==> v31: inputs <==
## pipelined_4stage
module pipelined_4stage(clk, rst, imem_addr, imem_data, aluout);
input clk;										
input rst;
output [9:0] imem_addr;			 
input [32-1:0] imem_data;	 
output [32-1:0] aluout;
wire [32-1:0]inst_addr;
wire [32-1:0] inst_out;
wire [32-1:0] inst_in;
assign imem_addr = inst_addr[9:0];
assign inst_out = imem_data;
datapath_mux DP(
	.clk(clk),
	.rst(rst),
	.inst(inst_out),
	.WB_aluout(aluout)
);
PC1 pc(
	.clk(clk),
	.rst(rst),
	.currPC(inst_addr),
	.nextPC(inst_addr)
);
IF_ID_stage IIS(
	.clk(clk),
	.rst(rst), 
	.instout(inst_out), 
	.instin(inst_in)
);
endmodule
clock: 5.54 ns
lec_check: 0
cap_margin: 20
cell_pad_in_sites_detail_placement: 2
core_margin: 6
core_utilization: 72
cts_cluster_diameter: 130
cts_cluster_size: 77
gpl_routability_driven: 0
gpl_timing_driven: 1
hold_slack_margin: 0.13
min_routing_layer: met2
place_density_lb_addon: 0.04
slew_margin: 0
tns_end_percent: 80
run.sh (not shown) runs the stock make flow with config.mk's settings and CLKGATE_MAP_FILE=.
==> inputs of v39, as changes to v31 <==
- CELL_PAD_IN_SITES_DETAIL_PLACEMENT: 2 -> not set
- CORE_MARGIN: 6 -> 2
- CORE_UTILIZATION: 72 -> 66
- CTS_CLUSTER_DIAMETER: 130 -> not set
- CTS_CLUSTER_SIZE: 77 -> not set
- GPL_ROUTABILITY_DRIVEN: 0 -> not set
- GPL_TIMING_DRIVEN: 1 -> not set
- HOLD_SLACK_MARGIN: 0.13 -> not set
- MIN_ROUTING_LAYER: met2 -> not set
- PLACE_DENSITY_LB_ADDON: 0.04 -> not set
- SETUP_SLACK_MARGIN: not set -> 0.8
- SLEW_MARGIN: 0 -> 20
- TNS_END_PERCENT: 80 -> not set
==> flow/constraint.sdc (replaced) <==
create_clock -name core_clock -period 6.64 [get_ports {clk}]
set_input_delay 1.3280 -clock core_clock [delete_from_list [all_inputs] [get_ports {clk}]]
set_output_delay 1.3280 -clock core_clock [all_outputs]
set_load 0.01 [all_outputs]
==> impl_metrics.env <==
# yosys + openroad results
export IMPL_outcome="stopped before the end"
export IMPL_stop_stage="detailed placement (3_5_place_dp)"
export IMPL_error="[ERROR DPL-0033] detailed placement checks failed during check placement."
export IMPL_synth_cell_types=89
export IMPL_mux_share=0.203
export IMPL_synth_logic_top_family="multiplexers"
export IMPL_synth_most_common_cell="nor2_1"
export IMPL_synth_warnings=7
export IMPL_dieHeight_um=337
export IMPL_core_util_floorplan=0.731
export IMPL_rows=118
export IMPL_chipArea_um2=114000
export IMPL_yosysSeqAreaShare=0.440
export IMPL_core_area_um2=104000
That was v31.
==> impl_metrics.env <==
# yosys + openroad results
export IMPL_yosysSeqAreaShare=0.440
export IMPL_rows=124
export IMPL_fin_ws_ns=-0.974
export IMPL_synth_logic_top_family="multiplexers"
export IMPL_dieHeight_um=344
export IMPL_finalSetupViolCount=19
export IMPL_synth_warnings=7
export IMPL_so_faults="setup timing"
export IMPL_outcome="failed layout checks"
export IMPL_core_area_um2=114000
export IMPL_chipArea_um2=118000
export IMPL_synth_cell_types=89
That was v39.

==> inputs of run a <==
==> flow/design.v <==
`timescale 1ns / 10ps
`timescale 1ns / 1ps
`timescale 1ns / 10ps
module pipelined_4stage(clk, rst, imem_addr, imem_data, aluout);
input clk;										
input rst;
output [9:0] imem_addr;			 
input [32-1:0] imem_data;	 
output [32-1:0] aluout;
wire [32-1:0]inst_addr;
wire [32-1:0] inst_out;
wire [32-1:0] inst_in;
assign imem_addr = inst_addr[9:0];
assign inst_out = imem_data;
datapath_mux DP(
	.clk(clk),
	.rst(rst),
	.inst(inst_out),
	.WB_aluout(aluout)
);
PC1 pc(
	.clk(clk),
	.rst(rst),
	.currPC(inst_addr),
	.nextPC(inst_addr)
);
IF_ID_stage IIS(
	.clk(clk),
	.rst(rst), 
	.instout(inst_out), 
	.instin(inst_in)
);
endmodule
`timescale 1ns / 10ps
`timescale 1ns / 1ps
module datapath_mux (
	clk,
	rst,
	inst,
	WB_aluout
);
input		  clk;
input		  rst;
input  [32-1:0] inst;
output  [32-1:0] WB_aluout;
wire [32-1:0] inst_out;
wire [2:0]	aluop_in;
wire [2:0]	aluop_out;
wire alusrc_in;
wire alusrc_out;
wire regDST;
wire wen;
wire [32-1:0] rdata1_in;
wire [32-1:0] rdata2_in;
wire [32-1:0] rdata1_out;
wire [32-1:0] rdata2_out;
wire [32-1:0] wdata_out;
wire [5-1:0] waddr_out;
wire [32-1:0] aluout;
wire [5-1:0] WB_muxout;
wire [32-1:0]rdata2_imm=alusrc_out ? {16'b0,inst_out[15:0]} : rdata2_out; 
wire [5-1:0]waddr_regDST=regDST ? inst[15:11] : inst[20:16]; 
control CO (
    .inst_cntrl(inst[31:26]),
    .wen_cntrl(wen),
    .alusrc_cntrl(alusrc_in),
    .regdst_cntrl(regDST),
    .aluop_cntrl(aluop_in)
);
regfile RFO (
    .clk(clk),
    .rst(rst),
    .wen(wen),
    .raddr1(inst[25:21]),
    .raddr2(inst[20:16]),
    .waddr(WB_muxout),
    .wdata(WB_aluout),
    .rdata1(rdata1_in),
    .rdata2(rdata2_in)
);
ID_EXE_stage IXS(
    .clk(clk),  
    .rst(rst), 
    .aluop_in(aluop_in), 
    .alusrc_in(alusrc_in), 
    .rdata1_in(rdata1_in), 
    .rdata2_in(rdata2_in),
    .inst_in(inst),
    .wregdst_in(waddr_regDST),
    .aluop_out(aluop_out),
    .alusrc_out(alusrc_out), 
    .rdata1_out(rdata1_out), 
    .rdata2_out(rdata2_out), 
    .inst_out(inst_out),
    .wregdst_out(waddr_out)
);
alu ALU0 (
    .a(rdata1_out),
    .b(rdata2_imm),
    .op(aluop_out),
    .out(aluout)
);
EXE_WBstage EWS(
	.clk(clk),
	.rst(rst),
	.aluin(aluout),
	.aluout(WB_aluout),
	.muxin(waddr_out),
	.muxout(WB_muxout)	
);
endmodule  
`timescale 1ns / 10ps
module PC1(clk,rst,nextPC,currPC);
		 input clk,rst;		 
		 input [32 - 1:0]nextPC;		  
		 output reg [32 - 1:0]currPC;
always @(posedge clk)
  begin
    if(rst)
      begin
	currPC <= 0;
      end
    else
      begin
        currPC <= nextPC + 1;
      end
  end
endmodule	
`timescale 1ns / 10ps
module IF_ID_stage (
	clk,  rst, instout, instin
);
input clk, rst;
input [32 - 1:0]instout;
output reg [32 - 1:0]instin;
always @(posedge clk)
  begin
    if(rst)
      begin
	instin <= 0;
      end
    else
      begin
        instin <= instout;
      end
  end
endmodule
`timescale 1ns / 10ps
module ID_EXE_stage (
	clk,  rst, aluop_in, alusrc_in, rdata1_in, rdata2_in, inst_in, wregdst_in,
	aluop_out, alusrc_out, rdata1_out, rdata2_out, inst_out, wregdst_out
);
input clk, rst, alusrc_in;
input [2:0] aluop_in;
input [32-1:0] rdata1_in;
input [32-1:0] rdata2_in;
input [32-1:0] inst_in;
input [5-1:0] wregdst_in;
output reg alusrc_out;
output reg[2:0] aluop_out;
output reg [32-1:0] rdata1_out;
output reg [32-1:0] rdata2_out;
output reg [32-1:0] inst_out;
output reg [5-1:0] wregdst_out;
always @(posedge clk)
  begin
    if(rst)
      begin
	aluop_out <= 0; 
	alusrc_out <= 0; 
	rdata1_out <= 0; 
	rdata2_out <= 0; 
	inst_out <= 0;
	wregdst_out <= 0;
      end
    else
      begin
        aluop_out <= aluop_in; 
	alusrc_out <= alusrc_in; 
	rdata1_out <= rdata1_in; 
	rdata2_out <= rdata2_in; 
	inst_out <= inst_in;
	wregdst_out <= wregdst_in;
      end
  end
endmodule
`timescale 1ns / 10ps
module EXE_WBstage (
	clk,  rst, aluin, aluout,
	muxin, muxout             
);
input clk, rst;
input [32-1:0]aluin;
input [5-1:0]muxin;
output reg[5-1:0]muxout;
output reg [32-1:0]aluout;
always @(posedge clk)
  begin
    if(rst)
      begin
	aluout <= 0;
	muxout <= 0;
      end
    else
      begin
        aluout <= aluin;
	muxout <= muxin;
      end
  end
endmodule
`timescale 1ns / 10ps
module alu(
   a,    
   b,    
   op,    
   out    
   );
   input [32-1:0] a, b;
   input [2:0] op;
   output reg [32-1:0] out;
always @(a or b or op )
begin
   case(op)
       6'b000000: out = a+b;
       6'b000001: out = a - b;
       6'b000010: out = a & b;
       6'b000011:  out = a^b;
       6'b000100: out = a<=b;
       6'b000101: out = a*b;
       6'b000110: out = a+b;
default: out = 0;  
   endcase
end
endmodule
`timescale 1ns / 10ps
module control(
  input [5:0] inst_cntrl, 
  output reg wen_cntrl,
  output reg alusrc_cntrl,
  output reg regdst_cntrl,
  output reg [2:0] aluop_cntrl
  );
  always@(inst_cntrl)
  begin
    case(inst_cntrl)
			6'b000000: begin
					wen_cntrl=1;
					alusrc_cntrl=0;
					regdst_cntrl=1;
					aluop_cntrl=inst_cntrl[2:0];
			end
        6'b000001: begin
                wen_cntrl=1;
					 alusrc_cntrl=0;
					 regdst_cntrl=1;
                aluop_cntrl=inst_cntrl[2:0];
        end
        6'b000010: begin
                wen_cntrl=1;
					 alusrc_cntrl=0;
					 regdst_cntrl=1;
                aluop_cntrl=inst_cntrl[2:0];
        end
        6'b000011: begin
                wen_cntrl=1;
					 alusrc_cntrl=0;
					 regdst_cntrl=1;
                aluop_cntrl=inst_cntrl[2:0];
        end
        6'b000100: begin
                wen_cntrl=1;
					 alusrc_cntrl=0;
					 regdst_cntrl=1;
                aluop_cntrl=inst_cntrl[2:0];
        end
        6'b000101: begin
                wen_cntrl=1;
					 alusrc_cntrl=0;
					 regdst_cntrl=1;
                aluop_cntrl=inst_cntrl[2:0];
			end
		6'b000110: begin
                wen_cntrl=1;
					 alusrc_cntrl=1;
					 regdst_cntrl=0;
                aluop_cntrl=inst_cntrl[2:0];
        end
		default: begin
				wen_cntrl=1; 
				alusrc_cntrl=0;
				regdst_cntrl=1;
				aluop_cntrl=inst_cntrl[2:0];
		end	
    endcase
  end
endmodule
`timescale 1ns / 10ps
`timescale 1ns / 1ps
module regfile (
	clk,
	rst,
	wen,
	raddr1, 
	raddr2, 
	waddr, 
	wdata, 
	rdata1,
	rdata2
	);
	input clk;
	input rst;
	input wen;
	input [5-1:0] raddr1; 
	input [5-1:0] raddr2; 
	input [5-1:0] waddr; 
	input [32-1:0] wdata; 
	output [32-1:0] rdata1;
	output [32-1:0] rdata2;
	reg [32-1:0] regdata [0:32-1];
integer i;
	always@(posedge clk)
		begin
			if(rst)
				begin
					for (i=0; i<32; i=i+1)
					regdata[i] <=0;
					regdata[8] <=5; 
					regdata[3] <=2;
				end
			else
				regdata[waddr] <= (wen == 1) ? wdata : regdata[waddr]; 
		end
	assign rdata1 = ((wen) && (waddr == raddr1)) ? wdata : regdata[raddr1]; 
	assign rdata2 = ((wen) && (waddr == raddr2)) ? wdata : regdata[raddr2];
endmodule 
==> flow/run.sh <==
#!/bin/bash
# the make line also repeats each setting of config.mk as NAME=value (left out here)
make -C /OpenROAD-flow-scripts/flow DESIGN_CONFIG=/design/flow/config.mk WORK_HOME=/design/flow/orfs CLKGATE_MAP_FILE= finish
==> flow/config.mk <==
export PLATFORM = sky130hd
export DESIGN_NAME = pipelined_4stage
export DESIGN_NICKNAME = pipelined_4stage
export VERILOG_FILES = /design/flow/design.v
export SDC_FILE = /design/flow/constraint.sdc
export NUM_CORES = 4
export LEC_CHECK = 0
export ABC_AREA = 0
export CAP_MARGIN = 20
export CELL_PAD_IN_SITES_DETAIL_PLACEMENT = 0
export CORE_ASPECT_RATIO = 1.44
export CORE_MARGIN = 2
export CORE_UTILIZATION = 70
export CTS_CLUSTER_SIZE = 14
export GPL_ROUTABILITY_DRIVEN = 1
export GPL_TIMING_DRIVEN = 1
export MAX_ROUTING_LAYER = met4
export PLACE_DENSITY_LB_ADDON = 0.03
export SETUP_SLACK_MARGIN = 1.8
export SLEW_MARGIN = 10
export TNS_END_PERCENT = 100
==> flow/constraint.sdc <==
create_clock -name core_clock -period 6.2 [get_ports {clk}]
set_input_delay 1.2400 -clock core_clock [delete_from_list [all_inputs] [get_ports {clk}]]
set_output_delay 1.2400 -clock core_clock [all_outputs]
set_load 0.01 [all_outputs]
==> inputs of run b, as changes to run a <==
- ABC_AREA: 0 -> 1
- CAP_MARGIN: 20 -> 15
- CELL_PAD_IN_SITES_DETAIL_PLACEMENT: 0 -> not set
- CORE_ASPECT_RATIO: 1.44 -> 0.88
- CORE_UTILIZATION: 70 -> 58
- CTS_CLUSTER_DIAMETER: not set -> 41
- CTS_CLUSTER_SIZE: 14 -> not set
- GPL_ROUTABILITY_DRIVEN: 1 -> 0
- MIN_ROUTING_LAYER: not set -> met2
- PLACE_DENSITY: not set -> 0.89
- PLACE_DENSITY_LB_ADDON: 0.03 -> not set
- SETUP_SLACK_MARGIN: 1.8 -> 2.04
- SLEW_MARGIN: 10 -> 5
- TNS_END_PERCENT: 100 -> 5
==> flow/constraint.sdc (replaced) <==
create_clock -name core_clock -period 8.0 [get_ports {clk}]
set_input_delay 1.6000 -clock core_clock [delete_from_list [all_inputs] [get_ports {clk}]]
set_output_delay 1.6000 -clock core_clock [all_outputs]
set_load 0.01 [all_outputs]
==> impl_metrics.ini <==
; generated from flow reports
[status]
run_status = complete, but fails checks
violations = setup timing

[final_timing]
fin_ws_ps = -1150
finalSetupViolations = 22

[clocking]
path_clk_slew_ps = 70
[end of results for run a]
==> impl_metrics.ini <==
; flow metrics
[status]
run_status = stopped before the end
flow.stopped_at = global routing
error_line = [ERROR GRT-0116] Global routing finished with congestion. Check the congestion regions in the DRC Viewer.

[floorplanning]
row_count = 126

[synthesis]
synth_sequential_area_ratio = 0.427
synth.ff_latch_count = 1160
synth_adder_area_share = 0.135
synth-main-ff-cell = edfxtp_1

[clocking]
clock_sink_count = 1160
[end of results for run b]
